--- design.v ---
module convolution_core (
input clk,
input reset,
input [31:0] value0,
input [31:0] value1,
input [31:0] value2,
input [31:0] value3,
input [31:0] value4,
input [31:0] value5,
input [31:0] value6,
input [31:0] value7,
input [31:0] value8,
input caculating_start,
output reg caculating_done,
input res_done,
output reg [31:0] ret
);
	parameter kernel0 = 8'd1;
	parameter kernel1 = 8'd2;
	parameter kernel2 = 8'd3;
	parameter kernel3 = 8'd4;
	parameter kernel4 = 8'd5;
	parameter kernel5 = 8'd6;
	parameter kernel6 = 8'd7;
	parameter kernel7 = 8'd8;
	parameter kernel8 = 8'd9;
	reg [31:0] Add0,Add1,Add2,Add3,Add4,Add5,Add6,Add7,Add8;
	reg [1:0] status;
	reg [31:0] reg_31, reg_32, reg_33;
	always @(posedge clk) begin
		if (reset) begin
			status <= 2'b00;
			ret <= 32'hffffffff;
			caculating_done <= 1'b0;
		end else if (status == 2'b00 && caculating_start) begin
			Add0 <= value0 * kernel0;
			Add1 <= value1 * kernel1;
			Add2 <= value2 * kernel2;
			Add3 <= value3 * kernel3;
			Add4 <= value4 * kernel4;
			Add5 <= value5 * kernel5;
			Add6 <= value6 * kernel6;
			Add7 <= value7 * kernel7;
			Add8 <= value8 * kernel8;
			status <= 1'b01;
		end else if (status == 2'b01 && caculating_start) begin
			reg_31 <= Add0+Add1+Add2;
			reg_32 <= Add3+Add4+Add5;
			reg_33 <= Add6+Add7+Add8;
			status <= 2'b10;
		end else if (status == 2'b10 && caculating_start) begin
			ret <= reg_31 + reg_32 + reg_33;
			status <= 2'b11;  
			caculating_done <= 1'b1;
		end else  if (caculating_start == 1'b0)begin
			caculating_done <= 1'b0;
			status <= 2'b00;
		end
	end 
endmodule
`timescale 1 ps / 1 ps
module chris_slave (
		input  wire [3:0]  avs_s0_address,      
		input  wire        avs_s0_read,         
		output wire [31:0] avs_s0_readdata,     
		input  wire        avs_s0_write,        
		input  wire [31:0] avs_s0_writedata,    
		output wire        avs_s0_waitrequest,  
		input  wire        clock_clk,           
		input  wire        reset_reset,         
		output wire        LEDR                 
	);
	reg [31:0] reg_out;
	assign avs_s0_readdata = reg_out;
   reg			Reg_Status_Read;
   reg			Reg_Status_Write;
	reg 			reg_write_done;
	reg 			reg_read_done;
   reg [31:0] 		reg_value[8:0];
	reg 				led_out;
	reg [31:0] reg_res;
   assign avs_s0_waitrequest = Reg_Status_Read&Reg_Status_Write;
	assign LEDR = led_out;
	reg reg_module_caculation_end;
	reg reg_modue_caculating_start;
	reg reg_module_end;
	reg reg_module_start;
   convolution_core instance_convolution(.clk(clock_clk),
	.reset(reset_reset),
	.value0(reg_value[0]),
	.value1(reg_value[1]),
	.value2(reg_value[2]),
	.value3(reg_value[3]),
	.value4(reg_value[4]),
	.value5(reg_value[5]),
	.value6(reg_value[6]),
	.value7(reg_value[7]),
	.value8(reg_value[8]),
	.caculating_start(reg_modue_caculating_start),
	.caculating_done(reg_module_caculation_end),
	.res_done(reg_module_end),
	.ret(reg_res)
	);
	 reg [3:0] reg_current_status, reg_next_status;
	 parameter IDLE = 4'b0001;
    parameter CALCULATING = 4'b0010;
    parameter WAITTING = 4'b0100;
    parameter FINISH = 4'b1000;
	 always@(posedge clock_clk)
    begin
        if(reset_reset)
            reg_current_status <= IDLE;
        else
            reg_current_status <= reg_next_status;
    end
    always@(reg_current_status or reg_read_done or reg_module_caculation_end or reg_write_done or reset_reset)
    begin
        if(reset_reset)
            reg_next_status = IDLE;
        else
        begin
            case(reg_current_status)
                IDLE:reg_next_status = reg_read_done?CALCULATING:IDLE;
                CALCULATING:reg_next_status = reg_module_caculation_end?WAITTING:CALCULATING;
                WAITTING:reg_next_status = reg_write_done?FINISH:WAITTING;
                FINISH: reg_next_status = IDLE;
                default: reg_next_status = IDLE;
            endcase
        end
    end
	 always@(posedge clock_clk) begin
		if (reset_reset) begin
			led_out <= 1'b0;
			reg_module_start<= 1'b0;
			reg_module_end	<= 1'b0;
			reg_modue_caculating_start <= 1'b0;
		end else begin
		case(reg_current_status)
			IDLE: begin
				reg_module_start<= 1'b0;
				reg_module_end	<= 1'b0;
				reg_modue_caculating_start <= 1'b0;
			end
			CALCULATING: begin
				led_out <= 1'b1;
				reg_module_start <= 1'b1;
				reg_modue_caculating_start <= 1'b1;
			end
			WAITTING:begin
				reg_modue_caculating_start <= 1'b0;
				reg_module_end <= 1'b1;
			end
			FINISH:begin
				reg_module_start <= 1'b0;
				reg_module_end	<= 1'b0;
				reg_modue_caculating_start <= 1'b0;
				led_out <= 1'b0;
			end
			default:begin
			end
		endcase
	 end 
	 end
	always @(posedge clock_clk)
	  if (reset_reset) begin
			Reg_Status_Write <= 1'b1;
			reg_read_done <= 1'b0;
			reg_value[0] <= 32'h00000000;
			reg_value[1] <= 32'h00000000;
			reg_value[2] <= 32'h00000000;
			reg_value[3] <= 32'h00000000;
			reg_value[4] <= 32'h00000000;
			reg_value[5] <= 32'h00000000;
			reg_value[6] <= 32'h00000000;
			reg_value[7] <= 32'h00000000;
			reg_value[8] <= 32'h00000000;			
	  end else if (!avs_s0_waitrequest && avs_s0_write) begin
			case (avs_s0_address[3:0])
				4'b0000: reg_value[0] <= avs_s0_writedata;
				4'b0001: reg_value[1] <= avs_s0_writedata;
				4'b0010: reg_value[2] <= avs_s0_writedata;
				4'b0011: reg_value[3] <= avs_s0_writedata;
				4'b0100: reg_value[4] <= avs_s0_writedata;
				4'b0101: reg_value[5] <= avs_s0_writedata;
				4'b0110: reg_value[6] <= avs_s0_writedata;
				4'b0111: reg_value[7] <= avs_s0_writedata;
				4'b1000:begin
					reg_value[8] <= avs_s0_writedata;
					reg_read_done <= 1'b1;  
				end
			endcase		
			Reg_Status_Write <= 1'b1;
	  end else if (avs_s0_waitrequest && avs_s0_write)begin
			Reg_Status_Write <= 1'b0;
	  end else begin
			if(reg_module_end) begin
				reg_read_done <= 1'b0;
			end 
			Reg_Status_Write <= 1'b1;	
	  end
   always @(posedge clock_clk)
	if (reset_reset) begin
		Reg_Status_Read <= 1'b1;	
		reg_write_done <= 1'b0;
		reg_out <= 32'hffffffff;
	end else if (!avs_s0_waitrequest && avs_s0_read) begin
		Reg_Status_Read <= 1'b1;
		reg_write_done <= 1'b1;	
	end else if(avs_s0_waitrequest && avs_s0_read && reg_current_status == WAITTING) begin
		case (avs_s0_address[3:0])
				4'b0000: reg_out <= reg_value[0];
				4'b0001: reg_out <= reg_value[1];
				4'b0010: reg_out <= reg_value[2];
				4'b0011: reg_out <= reg_value[3];
				4'b0100: reg_out <= reg_value[4];
				4'b0101: reg_out <= reg_value[5];
				4'b0110: reg_out <= reg_value[6];
				4'b0111: reg_out <= reg_value[7];
				4'b1000: reg_out <= reg_value[8];
				4'b1001: reg_out <= reg_res;
			default:reg_out <= 32'hffffffff;
		endcase
		Reg_Status_Read <= 1'b0;	
	end else begin
		Reg_Status_Read <= 1'b1;
		if (reg_module_end) begin
			reg_write_done <= 1'b0;
		end
	end
endmodule
--- run.sh ---
#!/bin/bash
# the make line also repeats each setting of config.mk as NAME=value (left out here)
make -C /OpenROAD-flow-scripts/flow DESIGN_CONFIG=/design/flow/config.mk WORK_HOME=/design/flow/orfs CLKGATE_MAP_FILE= finish
--- config.mk ---
export PLATFORM = sky130hd
export DESIGN_NAME = chris_slave
export DESIGN_NICKNAME = chris_slave
export VERILOG_FILES = /design/flow/design.v
export SDC_FILE = /design/flow/constraint.sdc
export NUM_CORES = 4
export LEC_CHECK = 0
export CAP_MARGIN = 5
export CELL_PAD_IN_SITES_DETAIL_PLACEMENT = 1
export CORE_MARGIN = 2
export CORE_UTILIZATION = 40
export HOLD_SLACK_MARGIN = 0.19
export SLEW_MARGIN = 20
--- constraint.sdc ---
create_clock -name core_clock -period 6.0 [get_ports {clock_clk}]
set_input_delay 1.2000 -clock core_clock [delete_from_list [all_inputs] [get_ports {clock_clk}]]
set_output_delay 1.2000 -clock core_clock [all_outputs]
set_load 0.01 [all_outputs]
==> CHANGELOG.md, run 1 <==
## Flow update

* Area grow syn2layout at 11.9%
* RSZ-0062 raised after global routing: no
* Top cell area share at 27.2%
* Min-delay src: reg_value[7][16]$_SDFFE_PP0P_
* Yosys cell types at about 75
* Crit Path Max Fanout at 4
* Mean post-synth cell area at 9.99 um^2
* MaxCap Viol Count at 0
* Logic pwr share at roughly 2.2%
* VDD IR max at between 0.15 and 0.2 mV
* PwrDens at approximately 230 mW/mm^2
* Vias at approximately 34000
* Top Consumer: sequential cells
* CTS tree: built
* Buffers added on ports at 73
* WL/cell at 24.9 um
* CTS root buf: clkbuf_16
* Period minus WS final at approximately 4300 ps
* Die x size at roughly 330 um
* Overall power at around 11 mW
* Post-CTS Setup Bufs at 0
* CP startpoint: reg_value[4][3]$_SDFFE_PP0P_
* Power share of the clock group at 48.3%
* Nets at ~4700
* DR iter-0 viols at 3200
* Post-Synthesis Cells at ~4200
* Slowest cell on crit path: a2111oi_2
* CTS sink count at 744
* Worst-Skew Late Latency at 670 ps
* Ys flop type: edfxtp_1
* Worst setup endpoint: instance_convolution.Add4[31]$_DFFE_PP_
* RR Startpoint: reg_value[4][3]$_SDFFE_PP0P_
* Clk pwr at between 5 and 6 mW
* Number of routed nets with antenna violations at 0
* Die height at roughly 330 um
* Hold endpoint: instance_convolution.Add7[19]$_DFFE_PP_
* # H-tree levels at 3
* Hold Fails Final Rpt at 0
* Yosys stat area at ~0.042 mm^2
* Switching pwr at around 2.4 mW
* Hold path cells at 0
* HPWL Detailed at 102000 um
* Ao+oa area frac at 17.4%
* Core Region at 0.103 mm^2
* Stage-log warning count at 32
* Clock buffers created by TritonCTS at 81
* Post-synthesis simple-gate area fraction at 13.0%
* Antenna violations before repair at 15
* Setup TNS at 0 ps
* Worst Setup Slack, final at about 1700 ps
* Top cells by area: edfxtp_1, dfxtp_1, ha_1
* Async SR Flop Fraction at 0%
* Seq/Total Area, Yosys at about 45%
* Slew HR at between 20% and 30%
* Dominant comb cell: AND-OR/OR-AND gates
* Setup violators final at 0
* Clock Tree Buf Depth at 3
* Cts repair resizes at 0
* EDFF count, synth at between 300 and 400
* Xor+xnor area frac at roughly 5.0%
* Net count after synthesis at between 4000 and 5000
* Max stage delay on crit path at between 700 and 800 ps
* Via/cell ratio at 5.96
* Post-synth regs at 744
* Slew Limit Fails at 0
* # DRC at 0
* Sequential Power Share at 49.5%
* Yosys cell count at around 4200
* Tcrit/Tclk final at 72.1%
* GRT overflow at 0
* Most common cell in the synthesized netlist: nand2_1
* Cell taking the most area after synthesis: edfxtp_1
* Clk_skew at between 40 and 50 ps
* Cell area after synthesis at ~0.042 mm^2
* Finished Layout Cells at ~5600
* First-pass GRT wire length at about 210000 um
* Type of origin of the critical path: flop
* Setup slack, reg-to-reg at between 1500 and 2000 ps
* Row cnt at between 100 and 150
* P_comb at 238 uW
* Static leakage at 19.3 nW
* Number of cells on the critical path at 12
* Initial Util at 40.3%
* Adder Share, Synth at 17.2%
* Worst Setup End Kind: flop
* Dpl cells at 5472
* Worst slack, placed at between 1500 and 2000 ps
* Worst-path clk slew at 60 ps
* Hold Buf Count CTS at 0
* Fmax at ~230 MHz
* Worst hold slack at ~460 ps
* Worst EP required at roughly 6400 ps
* Worst Tran Pin Value at 1090 ps
* Status: timing/DRC/antenna clean
* Ports at between 70 and 80
* DRT Wirelength at about 140000 um
* Warnings from Yosys at 4
* Vias in the first global route at 35000
* Kind of critical path: flop to flop
* Mux frac, synth at less than 1%
* P_seq at ~5.3 mW
* GPL Wtd Cong at ~0.9
* Power Internal at roughly 8.3 mW
* Worst r2r dst: instance_convolution.Add4[31]$_DFFE_PP_
* First-pass DRT Iterations at 6
* Worst R2R Path Depth at 12
* Bufs and invs on worst path at 0
* Hold Crit Class: flop to flop
* Cell Chain, Critical Path: ha_1, ha_1, fa_1, a21o_1, a21oi_1, o211ai_1, a21oi_1, o21bai_1, a2111oi_2, o31ai_1, o41ai_1, xnor2_1
* Delay-heaviest family, CP: AND-OR/OR-AND gates
* Largest net degree at the start of global routing at just under 200
* Switching share of power at 22.3%
* All-Layer GR Usage at 25.9%
* Commonest cells in the netlist: nand2_1, a21oi_1, edfxtp_1
* Die area at roughly 0.11 mm^2
* Arrival time at the worst endpoint at roughly 4700 ps
[routing by layer]
layer | part of all wire (%) | routed length, um | track usage, % | vias to the layer above
met5 | 0.037 | 52 | 0 | -
met4 | 2.7 | 3770 | 8.22 | 8
met3 | 9.6 | 13400 | 4.62 | 234
met2 | 45 | 63600 | 41.6 | 1376
met1 | 42 | 59300 | 35.5 | 16900
li1 | - | - | - | 15100
[layout make-up]
| type | count | area [um^2] |
|---|---|---|
| multi-input combinational | 3156 | 22100 |
| clock buffer | 111 | 2310 |
| timing repair buffer | 109 | 1080 |
| fill | 11400 | 56900 |
| tap | 1380 | 1730 |
| antenna | 4 | 10.0 |
| clock inverter | 39 | 420 |
| inverter | 83 | 312 |
| sequential | 744 | 18700 |
[stage by stage]
step	instance area, um^2	util [%]
after global placement	43900	42.4
after detailed placement	43900	42.4
final	46600	45.1
after CTS	46600	45.0
after floorplan	41700	-
after global routing	46600	45.1
==> inputs of run 2 (changes only) <==
- CELL_PAD_IN_SITES_DETAIL_PLACEMENT: 1 -> 2
- CORE_MARGIN: 2 -> 6
- CORE_UTILIZATION: 40 -> 59
- CTS_CLUSTER_DIAMETER: unset -> 291
- CTS_CLUSTER_SIZE: unset -> 15
- MAX_ROUTING_LAYER: unset -> met4
- SETUP_SLACK_MARGIN: unset -> 1.83
- SLEW_MARGIN: 20 -> 35
- clock period: 6.0 -> 6.85 ns (I/O delays scaled with it)
==> run 2 against run 1 <==
  * The flow now stops in detailed placement
  * Area after synthesis unchanged
  * Synthesized cell count unchanged
  * Die size decreased by 28%
==> CHANGELOG.md, run 2 <==
### Changed

* Dominant comb cell: AND-OR/OR-AND gates (unchanged)
* Commonest cells in the netlist: nand2_1, a21oi_1, edfxtp_1 (unchanged)
* Yosys cell types at 75 (unchanged)
* Buffers added on ports at 73 (unchanged)
* Initial Util at 60.3% (was 40.3%)
* Net count after synthesis at 4696 (unchanged)
* Adder Share, Synth at 17.2% (unchanged)
* Yosys stat area at 0.0417 mm^2 (unchanged)
* GPL Wtd Cong at 0.948 (was 0.910)
* Status: aborted with a tool error (was timing/DRC/antenna clean)
* Core Region at 0.0692 mm^2 (was 0.103 mm^2)
* Ys flop type: edfxtp_1 (unchanged)
* Top cells by area: edfxtp_1, dfxtp_1, ha_1 (unchanged)
* Yosys cell count at 4175 (unchanged)
* Row cnt at 96 (was 118)
* Mux frac, synth at 0.0990% (unchanged)
* Seq/Total Area, Yosys at 44.8% (unchanged)
* Cell area after synthesis at 0.0417 mm^2 (unchanged)
* Ao+oa area frac at 17.4% (unchanged)
* First error: Error: detail_place.tcl, 38 bad optional access
* Mean post-synth cell area at 9.99 um^2 (unchanged)
* Cell taking the most area after synthesis: edfxtp_1 (unchanged)
* Post-Synthesis Cells at 4175 (unchanged)
* Async SR Flop Fraction at 0% (unchanged)
* Post-synthesis simple-gate area fraction at 13.0% (unchanged)
* EDFF count, synth at 377 (unchanged)
* Warnings from Yosys at 4 (unchanged)
* Stop stage: detailed placement
* Xor+xnor area frac at 4.98% (unchanged)
* Die height at 278 um (was 327 um)
* Ports at 74 (unchanged)
* Most common cell in the synthesized netlist: nand2_1 (unchanged)
* Top cell area share at 27.2% (unchanged)
* Die area at 0.0772 mm^2 (was 0.107 mm^2)
* Die x size at 278 um (was 327 um)
* Post-synth regs at 744 (unchanged)
==> inputs of run 3 (changes only) <==
- CAP_MARGIN: 5 -> 20
- CELL_PAD_IN_SITES_DETAIL_PLACEMENT: 2 -> unset
- CORE_MARGIN: 6 -> 2
- CORE_UTILIZATION: 59 -> 64
- CTS_CLUSTER_DIAMETER: 291 -> unset
- CTS_CLUSTER_SIZE: 15 -> unset
- HOLD_SLACK_MARGIN: 0.19 -> unset
- MAX_ROUTING_LAYER: met4 -> unset
- SETUP_SLACK_MARGIN: 1.83 -> unset
- SLEW_MARGIN: 35 -> 20
- clock period: 6.85 -> 4.4 ns (I/O delays scaled with it)
==> run 3 against run 2 <==
  * The run now finishes clean
  * Area after synthesis unchanged
  * Synthesized cell count unchanged
  * Die size decreased by 13%
==> CHANGELOG.md, run 3 <==
## Flow update

* Fmax at 245 MHz
* Stage-log warning count at 31
* Type of origin of the critical path: flop
* Cell Chain, Critical Path: fa_1, ha_1, inv_1, fa_1, nor2b_1, o31a_1, nand4_1, a31oi_1, a311o_1, a211oi_1, o31a_1, o21bai_1, a21oi_1, xnor2_1
* Worst r2r dst: instance_convolution.reg_32[28]$_DFFE_PP_
* Clock Tree Buf Depth at 3
* Worst R2R Path Depth at 14
* DRT Wirelength at 128000 um
* Switching share of power at between 20% and 30%
* Hold endpoint: instance_convolution.Add1[12]$_DFFE_PP_
* Delay-heaviest family, CP: AND-OR/OR-AND gates
* Hold Crit Class: flop to flop
* Overall power at 14.6 mW
* Cell area after synthesis at 0.0417 mm^2 (unchanged)
* EDFF count, synth at 377 (unchanged)
* P_seq at just over 7 mW
* First-pass DRT Iterations at 10
* Arrival time at the worst endpoint at 4450 ps
* Ports at 74 (unchanged)
* RR Startpoint: instance_convolution.Add5[2]$_DFFE_PP_
* Warnings from Yosys at 4 (unchanged)
* Worst EP required at ~4800 ps
* HPWL Detailed at 91700 um
* Final Cell Area at ~0.046 mm^2
* Setup slack, reg-to-reg at 320 ps
* Post-CTS Setup Bufs at 0
* CTS tree: built
* Status: timing/DRC/antenna clean (was aborted with a tool error)
* Tcrit/Tclk final at between 90 and 100%
* Nets at about 4700
* DR iter-0 viols at 4726
* Largest net degree at the start of global routing at 148
* Adder Share, Synth at 17.2% (unchanged)
* RSZ-0062 raised after global routing: no
* Die area at 0.0672 mm^2 (was 0.0772 mm^2)
* Mean post-synth cell area at 9.99 um^2 (unchanged)
* Hold Fails Final Rpt at 0
* Ao+oa area frac at 17.4% (unchanged)
* Net count after synthesis at 4696 (unchanged)
* First-pass GRT wire length at between 150000 and 200000 um
* Switching pwr at between 3 and 4 mW
* Worst setup endpoint: instance_convolution.reg_32[28]$_DFFE_PP_
* Power Internal at between 10 and 15 mW
* PwrDens at around 320 mW/mm^2
* Post-synthesis simple-gate area fraction at 13.0% (unchanged)
* P_comb at ~330 uW
* Post-synth regs at 744 (unchanged)
* Yosys cell count at 4175 (unchanged)
* Die x size at 259 um (was 278 um)
* Period minus WS final at 4080 ps
* Worst-path clk slew at ~60 ps
* Static leakage at about 19 nW
* Area grow syn2layout at 10.8%
* Yosys cell types at 75 (unchanged)
* MaxCap Viol Count at 0
* Post-Synthesis Cells at 4175 (unchanged)
* Row cnt at 93 (was 96)
* Hold path cells at 0
* Cts repair resizes at 0
* Met3 Use GR at 13.5%
* Crit Path Max Fanout at 4
* Initial Util at 64.7% (was 60.3%)
* Most common cell in the synthesized netlist: nand2_1 (unchanged)
* CTS sink count at approximately 740
* Slew HR at 21.4%
* Dominant comb cell: AND-OR/OR-AND gates (unchanged)
* Clk pwr at ~7 mW
* All-Layer GR Usage at a little under two fifths
* Mux frac, synth at 0.0990% (unchanged)
* Vias at between 30000 and 40000
* Setup violators final at 0
* GPL Wtd Cong at 0.973 (was 0.948)
* Seq/Total Area, Yosys at 44.8% (unchanged)
* Buffers added on ports at 73 (unchanged)
* Number of routed nets with antenna violations at 0
* Hold Buf Count CTS at 0
* Logic pwr share at approximately 2.2%
* Vias in the first global route at 31600
* Fill count at 4832
* Cell taking the most area after synthesis: edfxtp_1 (unchanged)
* Xor+xnor area frac at 4.98% (unchanged)
* Setup TNS at 0 ps
* Antenna violations before repair at 5
* Yosys stat area at 0.0417 mm^2 (unchanged)
* CP startpoint: instance_convolution.Add5[2]$_DFFE_PP_
* VDD IR max at about 0.27 mV
* Worst Tran Pin Value at between 1000 and 1500 ps
* Global route hottest layer: met1
* Worst-Skew Late Latency at ~630 ps
* Min-delay src: reg_value[1][11]$_SDFFE_PP0P_
* Number of cells on the critical path at 14
* # DRC at 0
* DP Area at 0.0434 mm^2
* Kind of critical path: flop to flop
* Via/cell ratio at 6.44
* Core Region at 0.0645 mm^2 (was 0.0692 mm^2)
* # H-tree levels at 3
* WL/cell at 25.0 um
* Met1 usage at approximately 56%
* CTS root buf: clkbuf_16
* Sequential Power Share at about half
* Max stage delay on crit path at 560 ps
* Ys flop type: edfxtp_1 (unchanged)
* Top cell area share at 27.2% (unchanged)
* Async SR Flop Fraction at 0% (unchanged)
* Slowest cell on crit path: fa_1
* Worst Setup End Kind: flop
* Met2 usage at ~53%
* Commonest cells in the netlist: nand2_1, a21oi_1, edfxtp_1 (unchanged)
* Power share of the clock group at 48.3%
* Top Consumer: sequential cells
* Die height at 259 um (was 278 um)
* Top cells by area: edfxtp_1, dfxtp_1, ha_1 (unchanged)
* Clock buffers created by TritonCTS at 80
* Slew Limit Fails at 0
* Clk_skew at 25.3 ps
* Fin util at a little over 70%
* Bufs and invs on worst path at 1
* GRT overflow at 0
-- run 3: routing by layer --
metal	vias to the layer above	wire length (um)	part of all wire, %
li1	15100	-	-
met1	15800	53900	42
met2	1826	51500	40
met3	250	19000	15
met4	0	3820	3.0
met5	-	0	0
-- run 3: area by class of cell --
cell class / instances / area [um^2] / area share [%]
tap: 855 / 1070 / 2.32
sequential: 744 / 18700 / 40.4
multi-input combinational: 3156 / 22100 / 47.8
antenna: 2 / 5.00 / 0.0108
inverter: 83 / 312 / 0.674
timing repair buffer: 133 / 1310 / 2.84
clock inverter: 35 / 347 / 0.750
clock buffer: 112 / 2400 / 5.20
-- run 3: through the flow --
step / hold WS, ps / cells / setup slack (ps)
floorplan: 400 / 4175 / 409
global placement: 436 / 4971 / 397
detailed placement: 425 / 4971 / 362
CTS: 451 / 5118 / 342
global route: 464 / 5118 / 11.7
finish: 456 / 5120 / 319
==> inputs of run 4 (changes only) <==
- CORE_UTILIZATION: 64 -> 72
- PLACE_DENSITY: unset -> 0.66
- clock period: 4.4 -> 6.0 ns (I/O delays scaled with it)
==> run 4 against run 3 <==
  * Clock power decreased by 32%
  * Maximum frequency down 3.3%
  * Critical path type unchanged
  * Largest power group unchanged
  * Synthesized cell count unchanged
==> CHANGELOG.md, run 4 <==
## Flow update

* Status: timing/DRC/antenna clean (unchanged)
* Delay-heaviest family, CP: AND-OR/OR-AND gates (unchanged)
* Hold Fails Final Rpt at 0 (unchanged)
* Adder Share, Synth at 17.2% (unchanged)
* Warnings from Yosys at 4 (unchanged)
* Clock Tree Buf Depth at 3 (unchanged)
* Max stage delay on crit path at 560 ps (about the same)
* DR iter-0 viols at 4644 (was 4726)
* Async SR Flop Fraction at 0% (unchanged)
* GPL Wtd Cong at 0.984 (was 0.973)
* # DRC at 0 (unchanged)
* Dominant comb cell: AND-OR/OR-AND gates (unchanged)
* Setup TNS at 0 ps (unchanged)
* Setup slack, reg-to-reg at 1780 ps (was 320 ps)
* Type of origin of the critical path: flop (unchanged)
* Post-CTS Setup Bufs at 0 (unchanged)
* Bufs and invs on worst path at 1 (unchanged)
* Worst hold slack at 426 ps (was 456 ps)
* CTS root buf: clkbuf_16 (unchanged)
* Net count after synthesis at 4696 (unchanged)
* Ao+oa area frac at 17.4% (unchanged)
* Fmax at 237 MHz (was 245 MHz)
* Number of routed nets with antenna violations at 0 (unchanged)
* First-pass DRT Iterations at 8 (was 10)
* Min-delay src: instance_convolution.Add4[0]$_DFFE_PP_ (was reg_value[1][11]$_SDFFE_PP0P_)
* Slew Limit Fails at 0 (unchanged)
* Initial Util at 72.5% (was 64.7%)
* Finished Layout Cells at 5001 (was 5120)
* Cell taking the most area after synthesis: edfxtp_1 (unchanged)
* Worst setup endpoint: instance_convolution.reg_31[31]$_DFFE_PP_ (was instance_convolution.reg_32[28]$_DFFE_PP_)
* Kind of critical path: flop to flop (unchanged)
* Clk pwr at 4.78 mW (was 7.07 mW)
* Yosys cell types at 75 (unchanged)
* Via/cell ratio at 6.74 (was 6.44)
* Die x size at 245 um (was 259 um)
* Antenna violations before repair at 10 (was 5)
* Nets at 4692 (was 4719)
* Clk_skew at 32.1 ps (was 25.3 ps)
* # H-tree levels at 3 (unchanged)
* CTS tree: built (unchanged)
* Logic pwr share at 2.2% (about the same)
* Tcrit/Tclk final at 70.4% (was 92.7%)
* Yosys cell count at 4175 (unchanged)
* Buffers added on ports at 73 (unchanged)
* Static leakage at 19.2 nW (was 19.4 nW)
* Vias in the first global route at 32100 (was 31600)
* Most common cell in the synthesized netlist: nand2_1 (unchanged)
* Worst EP required at 6380 ps (was 4770 ps)
* Switching share of power at 22.1% (was 21.6%)
* Worst r2r dst: instance_convolution.reg_31[31]$_DFFE_PP_ (was instance_convolution.reg_32[28]$_DFFE_PP_)
* Power Internal at 8.04 mW (was 11.5 mW)
* CTS sink count at 744 (unchanged)
* Worst Setup End Kind: flop (unchanged)
* EDFF count, synth at 377 (unchanged)
* PwrDens at 226 mW/mm^2 (was 317 mW/mm^2)
* Hold path cells at 0 (unchanged)
* Fin util at 79.3% (was 71.7%)
* Hold endpoint: instance_convolution.reg_32[0]$_DFFE_PP_ (was instance_convolution.Add1[12]$_DFFE_PP_)
* Power share of the clock group at 46.3% (was 48.3%)
* RR Startpoint: instance_convolution.Add2[1]$_DFFE_PP_ (was instance_convolution.Add5[2]$_DFFE_PP_)
* Worst-Skew Late Latency at 640 ps (was 630 ps)
* P_comb at 227 uW (was 328 uW)
* Switching pwr at 2.27 mW (was 3.16 mW)
* Seq/Total Area, Yosys at 44.8% (unchanged)
* Top cells by area: edfxtp_1, dfxtp_1, ha_1 (unchanged)
* Worst R2R Path Depth at 14 (unchanged)
* Die height at 245 um (was 259 um)
* P_seq at 5.31 mW (was 7.24 mW)
* Worst-path clk slew at 60 ps (about the same)
* Ys flop type: edfxtp_1 (unchanged)
* Post-synth regs at 744 (unchanged)
* Cell Chain, Critical Path: fa_1, ha_1, inv_1, fa_1, nor2b_1, o31a_1, o2111ai_1, a21o_1, o211ai_1, a221o_1, a31oi_1, nor3_1, o22ai_1, xnor2_1 (was fa_1, ha_1, inv_1, fa_1, nor2b_1, o31a_1, nand4_1, a31oi_1, a311o_1, a211oi_1, o31a_1, o21bai_1, a21oi_1, xnor2_1)
* First-pass GRT wire length at 186000 um (was 191000 um)
* Sequential Power Share at 51.5% (was 49.5%)
* Number of cells on the critical path at 14 (unchanged)
* VDD IR max at 0.261 mV (was 0.273 mV)
* Period minus WS final at 4220 ps (was 4080 ps)
* Largest net degree at the start of global routing at 97 (was 148)
* GRT overflow at 0 (unchanged)
* Core Region at 0.0575 mm^2 (was 0.0645 mm^2)
* DRT Wirelength at 124000 um (was 128000 um)
* Post-synthesis simple-gate area fraction at 13.0% (unchanged)
* Xor+xnor area frac at 4.98% (unchanged)
* Crit Path Max Fanout at 4 (unchanged)
* Dpl cells at 4856 (was 4971)
* Hold Buf Count CTS at 0 (unchanged)
* Die area at 0.0598 mm^2 (was 0.0672 mm^2)
* Clock buffers created by TritonCTS at 78 (was 80)
* Yosys stat area at 0.0417 mm^2 (unchanged)
* WL/cell at 24.7 um (was 25.0 um)
* Slowest cell on crit path: fa_1 (unchanged)
* Hold Crit Class: flop to flop (unchanged)
* Ports at 74 (unchanged)
* Vias at 33700 (was 33000)
* Top Consumer: sequential cells (unchanged)
* Arrival time at the worst endpoint at 4610 ps (was 4450 ps)
* Top cell area share at 27.2% (unchanged)
* Commonest cells in the netlist: nand2_1, a21oi_1, edfxtp_1 (unchanged)
* Stage-log warning count at 28 (was 31)
* Mux frac, synth at 0.0990% (unchanged)
* MaxCap Viol Count at 0 (unchanged)
* HPWL Detailed at 87800 um (was 91700 um)
* Most common cell on crit path: fa_1
* Cell area after synthesis at 0.0417 mm^2 (unchanged)
* All-Layer GR Usage at 41.3% (was 38.2%)
* Mean post-synth cell area at 9.99 um^2 (unchanged)
* Setup violators final at 0 (unchanged)
* Cts repair resizes at 0 (unchanged)
* CP startpoint: instance_convolution.Add2[1]$_DFFE_PP_ (was instance_convolution.Add5[2]$_DFFE_PP_)
* RSZ-0062 raised after global routing: no (unchanged)
* Row cnt at 88 (was 93)
* Fill count at 3805 (was 4832)
* Area grow syn2layout at 9.29% (was 10.8%)
* Post-Synthesis Cells at 4175 (unchanged)
* Slew HR at 20.7% (was 21.4%)
* Worst Tran Pin Value at 1190 ps (was 1180 ps)
[run 4: routing by layer]
layer / wire [um] / share of wire (%) / global-route usage (%) / vias up
met2: 51300 / 41 / 59.3 / 2213
met3: 19600 / 16 / 14.6 / 327
li1: - / - / - / 15100
met5: 166 / 0.13 / 1.39 / -
met1: 48700 / 39 / 58.9 / 16100
met4: 3990 / 3.2 / 12.4 / 10
[run 4: cell type report]
cell class                 instances  area [um^2]  area share (%)
timing repair buffer             108         1040            2.27
antenna                            1         2.50         0.00549
clock inverter                    35          292           0.640
inverter                          83          312           0.684
multi-input combinational       3156        22100            48.5
sequential                       744        18700            41.0
tap                              765          957            2.10
clock buffer                     109         2210            4.85
[run 4: per-stage QoR]
stage | cell area [um^2] | total power [mW] | setup slack, ps
after floorplan | 41700 | 5.54 | 374
after global placement | 43100 | 5.63 | 1870
after detailed placement | 43100 | 5.63 | 1850
after CTS | 45600 | 10.3 | 1840
after global routing | 45600 | 10.5 | 1610
final | 45600 | 10.3 | 1780
==> inputs of run 5 (changes only) <==
- CAP_MARGIN: 20 -> 15
- CTS_CLUSTER_DIAMETER: unset -> 91
- CTS_CLUSTER_SIZE: unset -> 23
- PLACE_DENSITY: 0.66 -> unset
- PLACE_DENSITY_LB_ADDON: unset -> 0.14
- clock period: 6.0 -> 2.02 ns (I/O delays scaled with it)
==> run 5 against run 4 <==
  * The flow now stops in global routing
  * Area after synthesis stayed put
  * Synthesized cell count unchanged
  * Die size unchanged
==> CHANGELOG.md, run 5 <==
### Changed

* Top cell area share at 27.2% (unchanged)
* Status: aborted with a tool error (was timing/DRC/antenna clean)
* Top cells by area: edfxtp_1, dfxtp_1, ha_1 (unchanged)
* # H-tree levels at 2 (was 3)
* Cell area after synthesis at 0.0417 mm^2 (unchanged)
* Adder Share, Synth at 17.2% (unchanged)
* DP Area at 0.0505 mm^2 (was 0.0431 mm^2)
* Async SR Flop Fraction at 0% (unchanged)
* Row cnt at 88 (unchanged)
* EDFF count, synth at 377 (unchanged)
* Seq/Total Area, Yosys at 44.8% (unchanged)
* Post-Synthesis Cells at 4175 (unchanged)
* Net count after synthesis at 4696 (unchanged)
* All-Layer GR Usage at 80.6%
* GRT overflow at 18
* Buffers added on ports at 73 (unchanged)
* Post-synthesis simple-gate area fraction at 13.0% (unchanged)
* Die area at 0.0598 mm^2 (unchanged)
* Initial Util at 72.5% (unchanged)
* Mean post-synth cell area at 9.99 um^2 (unchanged)
* Stop stage: global routing
* Yosys stat area at 0.0417 mm^2 (unchanged)
* Ports at 74 (unchanged)
* Ao+oa area frac at 17.4% (unchanged)
* HPWL Detailed at 110000 um (was 87800 um)
* Ys flop type: edfxtp_1 (unchanged)
* Dominant comb cell: AND-OR/OR-AND gates (unchanged)
* Clock buffers created by TritonCTS at 38 (was 78)
* CTS root buf: clkbuf_16 (unchanged)
* Warnings from Yosys at 4 (unchanged)
* CTS sink count at 744 (unchanged)
* Clock Tree Buf Depth at 3 (unchanged)
* Die height at 245 um (unchanged)
* First error: [ERROR GRT-0116] Global routing finished with congestion. Check the congestion regions in the DRC Viewer.
* Mux frac, synth at 0.0990% (unchanged)
* Most common cell in the synthesized netlist: nand2_1 (unchanged)
* Die x size at 245 um (unchanged)
* Core Region at 0.0575 mm^2 (unchanged)
* GPL Wtd Cong at 1.00 (was 0.984)
* Cell taking the most area after synthesis: edfxtp_1 (unchanged)
* Yosys cell types at 75 (unchanged)
* Hold Buf Count CTS at 0 (unchanged)
* Worst slack, placed at -1790 ps (was 1850 ps)
* Commonest cells in the netlist: nand2_1, a21oi_1, edfxtp_1 (unchanged)
* Yosys cell count at 4175 (unchanged)
* Xor+xnor area frac at 4.98% (unchanged)
* Post-synth regs at 744 (unchanged)
==> run 5: through the flow <==
stage | power [mW] | utilization, % | TNS (ps) | cells
after CTS | 25.6 | 96.3 | -201150 | 5954
after detailed placement | 16.9 | 87.9 | -356040 | 5769
after global placement | 16.9 | 87.9 | -302230 | 5769
after floorplan | 16.5 | - | -609030 | 4175
==> run 5: per-layer routing <==
| metal | GRT overflow | global-route usage [%] |
|---|---|---|
| met3 | 8 | 68.8 |
| met4 | 8 | 76.5 |
| met2 | 2 | 95.7 |
| met1 | 0 | 80.0 |
| met5 | 0 | 44.9 |
==> run 5: timing repair <==
item	4_1_cts
buffers inserted	137
pin swaps	352
setup endpoints to repair	244
resized	587
==> inputs of run 6 (changes only) <==
- ABC_AREA: unset -> 1
- CAP_MARGIN: 15 -> 20
- CORE_UTILIZATION: 72 -> 44
- CTS_CLUSTER_DIAMETER: 91 -> unset
- CTS_CLUSTER_SIZE: 23 -> 95
- PLACE_DENSITY_LB_ADDON: 0.14 -> unset
- TNS_END_PERCENT: unset -> 35
- clock period: 2.02 -> 3.99 ns (I/O delays scaled with it)
==> run 6 against run 5 <==
  * Area after synthesis grew 11%
  * Synthesized cell count is 36% higher
  * The run now finishes clean
  * Die size increased by 80%
==> CHANGELOG.md, run 6 <==
## Flow update

* Status: timing/DRC/antenna clean (was aborted with a tool error)
* Ports at 74 (unchanged)
* Vias in the first global route at 38400
* Setup violators final at 0
* Sequential Power Share at a little under half
* Mean post-synth cell area at 8.12 um^2 (was 9.99 um^2)
* Cell Chain, Critical Path: fa_1, ha_1, inv_1, fa_1, inv_1, nand3_1, nand2_1, nand2_1, o211ai_1, nand2_1, nand2_1, nand2_1, nand3_1, nand2_1
* Warnings from Yosys at 4 (unchanged)
* Arrival time at the worst endpoint at 3590 ps
* First-pass GRT wire length at 268000 um
* DP Area at 0.0486 mm^2 (was 0.0505 mm^2)
* Most common cell in the synthesized netlist: nand2_1 (unchanged)
* RSZ-0062 raised after global routing: no
* Bufs and invs on worst path at 2
* Cts repair resizes at 0 (was 587)
* Clock buffers created by TritonCTS at 84 (was 38)
* Worst EP required at approximately 4300 ps
* PwrDens at 327 mW/mm^2
* Type of origin of the critical path: flop
* Initial Util at 44.5% (was 72.5%)
* Hold Fails Final Rpt at 0
* Worst R2R Path Depth at 14
* Hold endpoint: instance_convolution.Add0[0]$_DFFE_PP_
* Switching pwr at just under 4 mW
* Delay-heaviest family, CP: adder cells
* Post-Synthesis Cells at 5687 (was 4175)
* Post-CTS Setup Bufs at 0 (was 137)
* Commonest cells in the netlist: nand2_1, nor2_1, a21oi_1 (was nand2_1, a21oi_1, edfxtp_1)
* Yosys stat area at 0.0462 mm^2 (was 0.0417 mm^2)
* Worst-path clk slew at roughly 60 ps
* Via/cell ratio at around 5.7
* WL/cell at around 26 um
* Async SR Flop Fraction at 0% (unchanged)
* Clk pwr at about 8.3 mW
* Xor+xnor area frac at 3.34% (was 4.98%)
* Die x size at 328 um (was 245 um)
* # DRC at 0
* Row cnt at 118 (was 88)
* CTS sink count at 744 (unchanged)
* DRT Wirelength at ~190000 um
* Worst Setup End Kind: flop
* P_comb at ~550 uW
* Hold path cells at 0
* CP startpoint: instance_convolution.Add5[2]$_DFFE_PP_
* Fmax at 306 MHz
* EDFF count, synth at 377 (unchanged)
* Worst hold slack at 432 ps
* Post-synth regs at 744 (unchanged)
* Adder Share, Synth at 15.6% (was 17.2%)
* Worst setup endpoint: instance_convolution.reg_32[30]$_DFFE_PP_
* Ys flop type: edfxtp_1 (unchanged)
* Min-delay src: reg_value[0][0]$_SDFFE_PP0P_
* GPL Wtd Cong at 1.02 (was 1.00)
* MaxCap Viol Count at 0
* Worst-Skew Late Latency at 670 ps
* Antenna violations before repair at 22
* Cell taking the most area after synthesis: edfxtp_1 (unchanged)
* Worst r2r dst: instance_convolution.reg_32[30]$_DFFE_PP_
* Core Region at 0.104 mm^2 (was 0.0575 mm^2)
* Final Cell Area at around 0.05 mm^2
* GRT overflow at 0
* Seq/Total Area, Yosys at 40.4% (was 44.8%)
* Largest net degree at the start of global routing at between 200 and 250
* Die height at 328 um (was 245 um)
* Die area at 0.108 mm^2 (was 0.0598 mm^2)
* CTS tree: built
* Hold Buf Count CTS at 0 (unchanged)
* Post-synthesis simple-gate area fraction at 20.6% (was 13.0%)
* Slew HR at 20.0%
* Top cells by area: edfxtp_1, dfxtp_1, nand2_1 (was edfxtp_1, dfxtp_1, ha_1)
* Logic pwr share at under 10%
* Crit Path Max Fanout at 4
* RR Startpoint: instance_convolution.Add5[2]$_DFFE_PP_
* P_seq at ~8 mW
* All-Layer GR Usage at between 30% and 40%
* Number of cells on the critical path at 14
* CTS root buf: clkbuf_16 (unchanged)
* Clk_skew at 31.4 ps
* Most common cell on crit path: nand2_1
* Power share of the clock group at ~49%
* HPWL Detailed at 152000 um (was 110000 um)
* Power Internal at between 10 and 15 mW
* Slowest cell on crit path: fa_1
* # H-tree levels at 3 (was 2)
* Mux frac, synth at 0% (was 0.0990%)
* Nets at between 6000 and 7000
* Clock Tree Buf Depth at 3 (unchanged)
* Yosys cell types at 41 (was 75)
* Number of routed nets with antenna violations at 0
* Stage-log warning count at 31
* Top cell area share at 24.5% (was 27.2%)
* Kind of critical path: flop to flop
* Area grow syn2layout at 11.6%
* Static leakage at 21.9 nW
* Max stage delay on crit path at roughly 550 ps
* Slew Limit Fails at 0
* Net count after synthesis at 6208 (was 4696)
* Top Consumer: the clock network
* Vias at ~41000
* Cell area after synthesis at 0.0462 mm^2 (was 0.0417 mm^2)
* Switching share of power at between 20% and 30%
* Dominant comb cell: simple AND/OR/NAND/NOR gates (was AND-OR/OR-AND gates)
* Worst Tran Pin Value at between 1000 and 1500 ps
* Ao+oa area frac at 13.9% (was 17.4%)
* DR iter-0 viols at approximately 5400
* Yosys cell count at 5687 (was 4175)
* VDD IR max at between 0.3 and 0.4 mV
* Period minus WS final at ~3300 ps
* Hold Crit Class: flop to flop
* Buffers added on ports at 73 (unchanged)
* Tcrit/Tclk final at about four fifths
* Setup slack, reg-to-reg at about 730 ps
* First-pass DRT Iterations at 6
[run 6: final cells by class]
class,instances,area [um^2]
diodes,6,15.0
fillers,10100,52200
multi-input cells,4202,24700
clock buffers,122,2510
inverters,576,2170
clock inverters,35,432
repair buffers,131,1300
well taps,1380,1730
flip-flops and latches,744,18700
[run 6: through the flow]
step / utilization [%] / TNS (ps) / total power, mW / std cells / setup slack (ps)
floorplan: - / -632570 / 8.43 / 5687 / -1770
global placement: 46.8 / 0 / 8.70 / 7033 / 360
detailed placement: 46.8 / 0 / 8.70 / 7033 / 355
CTS: 49.6 / 0 / 16.9 / 7190 / 772
global route: 49.6 / 0 / 17.2 / 7190 / 658
finish: 49.7 / 0 / 16.9 / 7196 / 725
[run 6: per-layer routing]
| layer | part of all wire (%) | wire (um) | vias to the layer above | global-route usage (%) |
|---|---|---|---|---|
| met3 | 8.9 | 16800 | 374 | 5.43 |
| met1 | 41 | 77300 | 19600 | 46.7 |
| li1 | - | - | 19300 | - |
| met4 | 5.6 | 10600 | 10 | 17.6 |
| met2 | 45 | 84200 | 1880 | 54.3 |
| met5 | 0.032 | 60 | - | 0 |
==> inputs of run 7 (changes only) <==
- ABC_AREA: 1 -> unset
- CELL_PAD_IN_SITES_DETAIL_PLACEMENT: unset -> 2
- CORE_ASPECT_RATIO: unset -> 0.71
- CORE_MARGIN: 2 -> 7
- CORE_UTILIZATION: 44 -> 35
- CTS_CLUSTER_DIAMETER: unset -> 212
- CTS_CLUSTER_SIZE: 95 -> unset
- PLACE_DENSITY: unset -> 0.66
- SETUP_SLACK_MARGIN: unset -> -0.22
- TNS_END_PERCENT: 35 -> 15
- clock period: 3.99 -> 7.0 ns (I/O delays scaled with it)
==> run 7 against run 6 <==
  * Combinational power fell by 57%
  * Critical path depth down 1
  * Sequential power decreased by 43%
  * Area after synthesis is 9.7% lower
  * Largest cell class unchanged
  * Maximum frequency decreased by 36%
  * Cell count down 19%
  * Critical endpoint is now instance_convolution.ret[27]$_SDFFE_PP1P_
  * Synthesized cell count is 27% lower
  * Core utilization is 9.8 points lower
  * Clock-buffer cell count shrank 7
  * Design area fell by 8.8%
==> CHANGELOG.md, run 7 <==
## Flow update

* Status: timing/DRC/antenna clean (unchanged)
* Yosys cell count at 4175 (was 5687)
* Hold endpoint: instance_convolution.reg_32[0]$_DFFE_PP_ (was instance_convolution.Add0[0]$_DFFE_PP_)
* Slowest cell on crit path: o31ai_1 (was fa_1)
* P_seq at 4.56 mW (was 8.02 mW)
* Crit Path Max Fanout at 4 (unchanged)
* Top cells by area: edfxtp_1, dfxtp_1, ha_1 (was edfxtp_1, dfxtp_1, nand2_1)
* Setup violators final at 0 (unchanged)
* Worst slack, placed at 2450 ps (was 355 ps)
* Post-synth regs at 744 (unchanged)
* Cell area after synthesis at 0.0417 mm^2 (was 0.0462 mm^2)
* Delay-heaviest family, CP: AND-OR/OR-AND gates (was adder cells)
* Stage-log warning count at 33 (was 31)
* Worst setup endpoint: instance_convolution.ret[27]$_SDFFE_PP1P_ (was instance_convolution.reg_32[30]$_DFFE_PP_)
* Power Internal at 7.35 mW (was 13.0 mW)
* Vias in the first global route at 42900 (was 38400)
* Adder Share, Synth at 17.2% (was 15.6%)
* DR iter-0 viols at 5836 (was 5367)
* Dominant comb cell: AND-OR/OR-AND gates (was simple AND/OR/NAND/NOR gates)
* Type of origin of the critical path: flop (unchanged)
* Dpl cells at 5653 (was 7033)
* Die x size at 424 um (was 328 um)
* Cts repair resizes at 0 (unchanged)
* Slew HR at 16.0% (was 20.0%)
* GRT overflow at 0 (unchanged)
* Combinational gate area at 0.0221 mm^2 (was 0.0247 mm^2)
* PwrDens at 207 mW/mm^2 (was 327 mW/mm^2)
* Worst Setup End Kind: flop (unchanged)
* Cell Chain, Critical Path: fa_1, ha_1, fa_1, a211oi_1, nor2_1, o31ai_1, a311oi_1, o211ai_1, nand2_1, a31oi_1, o21ai_0, xnor2_1, o21ai_0 (was fa_1, ha_1, inv_1, fa_1, inv_1, nand3_1, nand2_1, nand2_1, o211ai_1, nand2_1, nand2_1, nand2_1, nand3_1, nand2_1)
* Fill count at 12200 (was 10100)
* # DRC at 0 (unchanged)
* Net count after synthesis at 4696 (was 6208)
* Top cell area share at 27.2% (was 24.5%)
* Number of routed nets with antenna violations at 0 (unchanged)
* Switching pwr at 2.38 mW (was 3.85 mW)
* Hold Fails Final Rpt at 0 (unchanged)
* Worst-path clk slew at 70 ps (was 60 ps)
* Worst-Skew Late Latency at 700 ps (was 670 ps)
* Post-CTS Setup Bufs at 0 (unchanged)
* P_comb at 235 uW (was 545 uW)
* Slew Limit Fails at 0 (unchanged)
* First-pass DRT Iterations at 7 (was 6)
* Die area at 0.129 mm^2 (was 0.108 mm^2)
* RR Startpoint: instance_convolution.reg_33[1]$_DFFE_PP_ (was instance_convolution.Add5[2]$_DFFE_PP_)
* Static leakage at 19.4 nW (was 21.9 nW)
* Ys flop type: edfxtp_1 (unchanged)
* DRT Wirelength at 220000 um (was 189000 um)
* Tcrit/Tclk final at 72.8% (was 81.8%)
* Warnings from Yosys at 4 (unchanged)
* HPWL Detailed at 144000 um (was 152000 um)
* Seq/Total Area, Yosys at 44.8% (was 40.4%)
* Yosys stat area at 0.0417 mm^2 (was 0.0462 mm^2)
* Overall power at 9.73 mW (was 16.9 mW)
* Via/cell ratio at 6.78 (was 5.71)
* GPL Wtd Cong at 0.921 (was 1.02)
* Max stage delay on crit path at 550 ps (about the same)
* Period minus WS final at 5100 ps (was 3260 ps)
* Ports at 74 (unchanged)
* Initial Util at 35.4% (was 44.5%)
* Clk pwr at 4.94 mW (was 8.32 mW)
* CP startpoint: instance_convolution.reg_33[1]$_DFFE_PP_ (was instance_convolution.Add5[2]$_DFFE_PP_)
* Top Consumer: the clock network (unchanged)
* Worst r2r dst: instance_convolution.ret[27]$_SDFFE_PP1P_ (was instance_convolution.reg_32[30]$_DFFE_PP_)
* VDD IR max at 0.171 mV (was 0.359 mV)
* Commonest cells in the netlist: nand2_1, a21oi_1, edfxtp_1 (was nand2_1, nor2_1, a21oi_1)
* Row cnt at 106 (was 118)
* Logic pwr share at 2.4% (was 3.2%)
* Bufs and invs on worst path at 0 (was 2)
* Power share of the clock group at 50.8% (was 49.3%)
* Largest net degree at the start of global routing at 183 (was 228)
* Worst Tran Pin Value at 1260 ps (was 1200 ps)
* Hold Buf Count CTS at 0 (unchanged)
* Core Region at 0.118 mm^2 (was 0.104 mm^2)
* Die height at 305 um (was 328 um)
* Async SR Flop Fraction at 0% (unchanged)
* Most common cell in the synthesized netlist: nand2_1 (unchanged)
* FF/Latch Area at 0.0187 mm^2 (unchanged)
* Worst Setup Slack, final at 1900 ps (was 725 ps)
* # H-tree levels at 3 (unchanged)
* First-pass GRT wire length at 313000 um (was 268000 um)
* WL/cell at 37.6 um (was 26.3 um)
* Worst EP required at 7520 ps (was 4310 ps)
* Switching share of power at 24.5% (was 22.8%)
* Post-synthesis simple-gate area fraction at 13.0% (was 20.6%)
* Mux frac, synth at 0.0990% (was 0%)
* Antenna violations before repair at 38 (was 22)
* Buffers added on ports at 73 (unchanged)
* EDFF count, synth at 377 (unchanged)
* Worst R2R Path Depth at 13 (was 14)
* Post-Synthesis Cells at 4175 (was 5687)
* Worst hold slack at 421 ps (was 432 ps)
* Arrival time at the worst endpoint at 5620 ps (was 3590 ps)
* Mean post-synth cell area at 9.99 um^2 (was 8.12 um^2)
* Clock buffers created by TritonCTS at 84 (unchanged)
* Area grow syn2layout at 12.8% (was 11.6%)
* Fmax at 196 MHz (was 306 MHz)
* Ao+oa area frac at 17.4% (was 13.9%)
* Min-delay src: instance_convolution.Add4[0]$_DFFE_PP_ (was reg_value[0][0]$_SDFFE_PP0P_)
* Sequential Power Share at 46.8% (was 47.5%)
* Cell taking the most area after synthesis: edfxtp_1 (unchanged)
* MaxCap Viol Count at 0 (unchanged)
* Vias at 39600 (was 41100)
* CTS sink count at 744 (unchanged)
* Clk_skew at 52.1 ps (was 31.4 ps)
* Hold path cells at 0 (unchanged)
* Nets at 4694 (was 6260)
* CTS tree: built (unchanged)
* Hold Crit Class: flop to flop (unchanged)
* Xor+xnor area frac at 4.98% (was 3.34%)
* CTS root buf: clkbuf_16 (unchanged)
* Setup slack, reg-to-reg at 1900 ps (was 730 ps)
* Kind of critical path: flop to flop (unchanged)
* All-Layer GR Usage at 32.5% (was 34.7%)
* Clock Tree Buf Depth at 3 (unchanged)
* Yosys cell types at 75 (was 41)
* Finished Layout Cells at 5840 (was 7196)
* Number of cells on the critical path at 13 (was 14)
* RSZ-0062 raised after global routing: no (unchanged)
-- run 7: area by class of cell --
| type | count | area share, % |
|---|---|---|
| flip-flops and latches | 744 | 39.7 |
| inverters | 83 | 0.662 |
| diodes | 30 | 0.160 |
| multi-input cells | 3156 | 47.0 |
| well taps | 1566 | 4.17 |
| repair buffers | 104 | 2.14 |
| clock buffers | 115 | 5.27 |
| clock inverters | 42 | 0.939 |
-- run 7: stage by stage --
| step | util (%) | setup TNS [ps] | instance area, um^2 |
|---|---|---|---|
| after floorplan | - | -539680 | 41700 |
| after global placement | 37.3 | 0 | 44000 |
| after detailed placement | 37.3 | 0 | 44000 |
| after CTS | 39.8 | 0 | 47000 |
| after global routing | 39.9 | 0 | 47000 |
| final | 39.9 | 0 | 47000 |
-- run 7: layer usage --
layer  routed length (um)  GRT usage [%]  share of wire [%]
met2                97400           51.3                 44
met3                28200           11.9                 13
met1                76200           37.2                 35
met4                17600           20.8                8.0
met5                  277          0.644               0.13
==> inputs of run 8 (changes only) <==
- ABC_AREA: unset -> 0
- CELL_PAD_IN_SITES_DETAIL_PLACEMENT: 2 -> unset
- CORE_ASPECT_RATIO: 0.71 -> unset
- CORE_MARGIN: 7 -> 2
- CORE_UTILIZATION: 35 -> 70
- CTS_CLUSTER_DIAMETER: 212 -> unset
- MAX_ROUTING_LAYER: unset -> met4
- PLACE_DENSITY: 0.66 -> unset
- SETUP_SLACK_MARGIN: -0.22 -> -0.21
- TNS_END_PERCENT: 15 -> unset
- clock period: 7.0 -> 2.6 ns (I/O delays scaled with it)
==> run 8 against run 7 <==
  * Die size decreased by 52%
  * Area after synthesis unchanged
  * Synthesized cell count unchanged
  * The flow now stops in global routing
==> CHANGELOG.md, run 8 <==
### Changed

* Status: aborted with a tool error (was timing/DRC/antenna clean)
* Stop stage: global routing
* Async SR Flop Fraction at 0% (unchanged)
* Adder Share, Synth at 17.2% (unchanged)
* Seq/Total Area, Yosys at 44.8% (unchanged)
* Yosys cell types at 75 (unchanged)
* Post-Synthesis Cells at 4175 (unchanged)
* Worst slack, placed at -1280 ps (was 2450 ps)
* Clock buffers created by TritonCTS at 77 (was 84)
* Warnings from Yosys at 4 (unchanged)
* CTS root buf: clkbuf_16 (unchanged)
* Dominant comb cell: AND-OR/OR-AND gates (unchanged)
* Die area at 0.0615 mm^2 (was 0.129 mm^2)
* Hold Buf Count CTS at 0 (unchanged)
* Row cnt at 89 (was 106)
* Cell area after synthesis at 0.0417 mm^2 (unchanged)
* Commonest cells in the netlist: nand2_1, a21oi_1, edfxtp_1 (unchanged)
* Initial Util at 70.8% (was 35.4%)
* Mux frac, synth at 0.0990% (unchanged)
* DP Area at 0.0485 mm^2 (was 0.0440 mm^2)
* # H-tree levels at 3 (unchanged)
* Clock Tree Buf Depth at 3 (unchanged)
* Ao+oa area frac at 17.4% (unchanged)
* Most common cell in the synthesized netlist: nand2_1 (unchanged)
* GPL Wtd Cong at 1.01 (was 0.921)
* Yosys cell count at 4175 (unchanged)
* Die height at 248 um (was 305 um)
* Xor+xnor area frac at 4.98% (unchanged)
* Net count after synthesis at 4696 (unchanged)
* Buffers added on ports at 73 (unchanged)
* HPWL Detailed at 98200 um (was 144000 um)
* Top cell area share at 27.2% (unchanged)
* Ys flop type: edfxtp_1 (unchanged)
* Mean post-synth cell area at 9.99 um^2 (unchanged)
* Yosys stat area at 0.0417 mm^2 (unchanged)
* EDFF count, synth at 377 (unchanged)
* Post-synth regs at 744 (unchanged)
* Die x size at 248 um (was 424 um)
* Post-synthesis simple-gate area fraction at 13.0% (unchanged)
* Top cells by area: edfxtp_1, dfxtp_1, ha_1 (unchanged)
* Ports at 74 (unchanged)
* Cell taking the most area after synthesis: edfxtp_1 (unchanged)
* Core Region at 0.0589 mm^2 (was 0.118 mm^2)
* CTS sink count at 744 (unchanged)
==> run 8: metrics by stage <==
step	hold slack (ps)	cells
after floorplan	400	4175
after global placement	408	5537
after detailed placement	433	5537
after CTS	144	5763
==> run 8: timing repair <==
item,in CTS
pin swaps,285
setup endpoints to repair,149
setup buffers,125
resized,464
==> inputs of run 9 (changes only) <==
- ABC_AREA: 0 -> 1
- CORE_UTILIZATION: 70 -> 72
- CTS_CLUSTER_DIAMETER: unset -> 362
- CTS_CLUSTER_SIZE: unset -> 14
- HOLD_SLACK_MARGIN: unset -> 0.29
- MAX_ROUTING_LAYER: met4 -> unset
- PLACE_DENSITY_LB_ADDON: unset -> 0.04
- SETUP_SLACK_MARGIN: -0.21 -> unset
- clock period: 2.6 -> 2.36 ns (I/O delays scaled with it)
==> run 9 against run 8 <==
  * The flow again stops in global routing
  * Die size up 7.6%
  * Area after synthesis is 11% higher
  * Synthesized cell count grew 36%
==> CHANGELOG.md, run 9 <==
### Changed

* Ys flop type: edfxtp_1 (unchanged)
* Yosys cell count at 5687 (was 4175)
* Mean post-synth cell area at 8.12 um^2 (was 9.99 um^2)
* Seq/Total Area, Yosys at 40.4% (was 44.8%)
* Most common cell in the synthesized netlist: nand2_1 (unchanged)
* Initial Util at 73.1% (was 70.8%)
* Top cells by area: edfxtp_1, dfxtp_1, nand2_1 (was edfxtp_1, dfxtp_1, ha_1)
* # H-tree levels at 2 (was 3)
* Cell taking the most area after synthesis: edfxtp_1 (unchanged)
* Yosys cell types at 41 (was 75)
* All-Layer GR Usage at between 80% and 90%
* Clock Tree Buf Depth at 3 (unchanged)
* Dpl cells at 7057 (was 5537)
* Async SR Flop Fraction at 0% (unchanged)
* CTS root buf: clkbuf_16 (unchanged)
* Ao+oa area frac at 13.9% (was 17.4%)
* Xor+xnor area frac at 3.34% (was 4.98%)
* GRT overflow at a little under 400
* Cell area after synthesis at 0.0462 mm^2 (was 0.0417 mm^2)
* CTS sink count at 744 (unchanged)
* Row cnt at 92 (was 89)
* Ports at 74 (unchanged)
* Net count after synthesis at 6208 (was 4696)
* Dominant comb cell: simple AND/OR/NAND/NOR gates (was AND-OR/OR-AND gates)
* Clock buffers created by TritonCTS at 59 (was 77)
* Yosys stat area at 0.0462 mm^2 (was 0.0417 mm^2)
* Stop stage: global routing (unchanged)
* Post-synth regs at 744 (unchanged)
* Status: aborted with a tool error (unchanged)
* Mux frac, synth at 0% (was 0.0990%)
* Commonest cells in the netlist: nand2_1, nor2_1, a21oi_1 (was nand2_1, a21oi_1, edfxtp_1)
* Top cell area share at 24.5% (was 27.2%)
* Warnings from Yosys at 4 (unchanged)
* Die height at 257 um (was 248 um)
* Post-synthesis simple-gate area fraction at 20.6% (was 13.0%)
* Adder Share, Synth at 15.6% (was 17.2%)
* Buffers added on ports at 73 (unchanged)
* EDFF count, synth at 377 (unchanged)
* First error: [ERROR GRT-0116] Global routing finished with congestion. Check the congestion regions in the DRC Viewer.
* Die area at 0.0662 mm^2 (was 0.0615 mm^2)
* Die x size at 257 um (was 248 um)
* Worst slack, placed at -403 ps (was -1280 ps)
* HPWL Detailed at 139000 um (was 98200 um)
* Post-Synthesis Cells at 5687 (was 4175)
* GPL Wtd Cong at 1.14 (was 1.01)
* Core Region at 0.0632 mm^2 (was 0.0589 mm^2)
==> run 9: metrics by stage <==
| stage | hold slack [ps] | cell area [um^2] |
|---|---|---|
| detailed placement | 414 | 52600 |
| floorplan | 400 | 46300 |
| CTS | 421 | 58800 |
| global placement | 405 | 52600 |
==> run 9: what timing repair did <==
| action | 4_1_cts |
|---|---|
| setup buffers | 71 |
| endpoints found under the setup margin | 162 |
| hold buffers | 1 |
| hold endpoints to repair | 4 |
| resized | 888 |
| pin swaps | 333 |
==> run 9: routing by layer <==
layer | overflow | global-route usage (%)
met5 | 3 | 61.4
met4 | 140 | 85.6
met3 | 29 | 77.7
met2 | 194 | 96.7
met1 | 21 | 86.5
==> inputs of run 10 (changes only) <==
- ABC_AREA: 1 -> unset
- CAP_MARGIN: 20 -> 5
- CELL_PAD_IN_SITES_DETAIL_PLACEMENT: unset -> 2
- CELL_PAD_IN_SITES_GLOBAL_PLACEMENT: unset -> 1
- CORE_MARGIN: 2 -> 6
- CORE_UTILIZATION: 72 -> 30
- CTS_CLUSTER_DIAMETER: 362 -> 291
- CTS_CLUSTER_SIZE: 14 -> 15
- HOLD_SLACK_MARGIN: 0.29 -> 0.19
- MAX_ROUTING_LAYER: unset -> met4
- MIN_ROUTING_LAYER: unset -> met2
- PLACE_DENSITY_LB_ADDON: 0.04 -> unset
- SETUP_SLACK_MARGIN: unset -> 1.83
- SLEW_MARGIN: 20 -> 35
- clock period: 2.36 -> 6.85 ns (I/O delays scaled with it)
==> run 10 against run 9 <==
  * The run now finishes clean
  * Synthesized cell count fell by 27%
  * Area after synthesis is 9.7% lower
  * Die size increased by 120%
==> CHANGELOG.md, run 10 <==
## Flow update

* Worst-path clk slew at 80 ps
* DRT Wirelength at around 160000 um
* Nets at between 4000 and 5000
* Setup TNS at 0 ps
* Vias in the first global route at around 52000
* Cell Chain, Critical Path: fa_1, ha_1, a211oi_1, nor4_1, nor2_1, a31oi_1, a31o_2, a221oi_1, o211a_1, nand3_1, a31oi_1, xnor2_1
* Slew HR at 31.8%
* Switching share of power at around a quarter
* Hold Fails Final Rpt at 0
* Cell taking the most area after synthesis: edfxtp_1 (unchanged)
* WL/cell at 27.2 um
* Post-synth regs at 744 (unchanged)
* Clk pwr at roughly 3.4 mW
* Min-delay src: instance_convolution.Add4[0]$_DFFE_PP_
* Kind of critical path: flop to flop
* Core Region at 0.138 mm^2 (was 0.0632 mm^2)
* Setup violators final at 0
* Max stage delay on crit path at between 700 and 800 ps
* Static leakage at ~19 nW
* Mux frac, synth at 0.0990% (was 0%)
* Ys flop type: edfxtp_1 (unchanged)
* Die height at 385 um (was 257 um)
* Sequential Power Share at approximately 56%
* Area grow syn2layout at 11.0%
* EDFF count, synth at 377 (unchanged)
* Vias at around 45000
* Hold Crit Class: flop to flop
* MaxCap Viol Count at 0
* Yosys cell count at 4175 (was 5687)
* CTS root buf: clkbuf_16 (unchanged)
* Die x size at 385 um (was 257 um)
* Status: timing/DRC/antenna clean (was aborted with a tool error)
* Crit Path Max Fanout at 3
* Seq/Total Area, Yosys at 44.8% (was 40.4%)
* Worst slack, placed at 2220 ps (was -403 ps)
* Type of origin of the critical path: flop
* First-pass GRT wire length at 242000 um
* Warnings from Yosys at 4 (unchanged)
* # H-tree levels at 2 (unchanged)
* Slowest cell on crit path: a221oi_1
* Top cell area share at 27.2% (was 24.5%)
* Fill count at around 15000
* Post-Synthesis Cells at 4175 (was 5687)
* Async SR Flop Fraction at 0% (unchanged)
* First-pass DRT Iterations at 9
* PwrDens at between 150 and 200 mW/mm^2
* DR iter-0 viols at just under 8000
* Delay-heaviest family, CP: AND-OR/OR-AND gates
* Via/cell ratio at about 7.5
* P_seq at ~4.6 mW
* Clk_skew at 25.9 ps
* VDD IR max at about 0.18 mV
* FF/Latch Area at ~0.019 mm^2
* CTS tree: built
* GPL Wtd Cong at 0.969 (was 1.14)
* Worst Setup Slack, final at ~2100 ps
* Period minus WS final at 4710 ps
* Bufs and invs on worst path at 0
* CTS sink count at 744 (unchanged)
* Worst setup endpoint: instance_convolution.reg_31[30]$_DFFE_PP_
* Die area at 0.148 mm^2 (was 0.0662 mm^2)
* Worst Setup End Kind: flop
* Ports at 74 (unchanged)
* Antenna violations before repair at 2
* Post-CTS Setup Bufs at 0 (was 71)
* Ao+oa area frac at 17.4% (was 13.9%)
* Hold Buf Count CTS at 0 (was 1)
* Buffers added on ports at 73 (unchanged)
* Worst Tran Pin Value at 1020 ps
* Most common cell in the synthesized netlist: nand2_1 (unchanged)
* Dominant comb cell: AND-OR/OR-AND gates (was simple AND/OR/NAND/NOR gates)
* Clock Tree Buf Depth at 3 (unchanged)
* Tcrit/Tclk final at around 70%
* Cell area after synthesis at 0.0417 mm^2 (was 0.0462 mm^2)
* Setup slack, reg-to-reg at around 2100 ps
* Logic pwr share at 2.8%
* Stage-log warning count at 32
* Mean post-synth cell area at 9.99 um^2 (was 8.12 um^2)
* Worst EP required at 7320 ps
* Hold endpoint: instance_convolution.reg_32[0]$_DFFE_PP_
* Switching pwr at between 2 and 2.5 mW
* Cts repair resizes at 0 (was 888)
* Yosys cell types at 75 (was 41)
* Largest net degree at the start of global routing at roughly 190
* Top Consumer: sequential cells
* Clock buffers created by TritonCTS at 55 (was 59)
* All-Layer GR Usage at 34.2%
* Xor+xnor area frac at 4.98% (was 3.34%)
* Adder Share, Synth at 17.2% (was 15.6%)
* Worst hold slack at around 420 ps
* Fin util at 33.6%
* Row cnt at 136 (was 92)
* Post-synthesis simple-gate area fraction at 13.0% (was 20.6%)
* Number of cells on the critical path at 12
* Worst-Skew Late Latency at approximately 720 ps
* # DRC at 0
* Net count after synthesis at 4696 (was 6208)
* Arrival time at the worst endpoint at just over 5000 ps
* Worst R2R Path Depth at 12
* CP startpoint: instance_convolution.Add2[2]$_DFFE_PP_
* RSZ-0062 raised after global routing: no
* Hold path cells at 0
* P_comb at 235 uW
* Combinational gate area at 0.0222 mm^2
* Yosys stat area at 0.0417 mm^2 (was 0.0462 mm^2)
* HPWL Detailed at 117000 um (was 139000 um)
* Most common cell on crit path: a31oi_1
* Initial Util at 30.3% (was 73.1%)
* RR Startpoint: instance_convolution.Add2[2]$_DFFE_PP_
* Fmax at around 210 MHz
* Worst r2r dst: instance_convolution.reg_31[30]$_DFFE_PP_
* Slew Limit Fails at 0
* Commonest cells in the netlist: nand2_1, a21oi_1, edfxtp_1 (was nand2_1, nor2_1, a21oi_1)
* GRT overflow at 0
* Power Internal at ~6.2 mW
* Power share of the clock group at approximately two fifths
* Number of routed nets with antenna violations at 0
* Top cells by area: edfxtp_1, dfxtp_1, ha_1 (was edfxtp_1, dfxtp_1, nand2_1)
-- run 10: per-stage QoR --
stage	instance area, um^2	cells	power, mW
final	46300	6030	8.26
after floorplan	41700	4175	4.85
after detailed placement	44400	5890	4.96
after global routing	46200	6003	8.40
after global placement	44400	5889	4.96
after CTS	46000	5991	8.19
-- run 10: routing by layer --
metal  up-vias  routed length (um)  global-route usage [%]
met3      1327               72500                    46.5
li1      14900                   -                       -
met5         -                   0                       -
met1     15200                   0                       -
met4         0               12300                    5.97
met2     13600               79100                    38.8
-- run 10: area by class of cell --
type,instances,share of cell area (%)
Multi-Input combinational cell,3156,48.0
Sequential cell,744,40.4
Tap cell,1794,4.85
Clock buffer,100,3.43
Timing Repair Buffer,115,2.50
Inverter,83,0.673
Antenna cell,37,0.200
Clock inverter,1,0.0189
Power figures rest on the tool's default switching activity, not on a simulated workload.
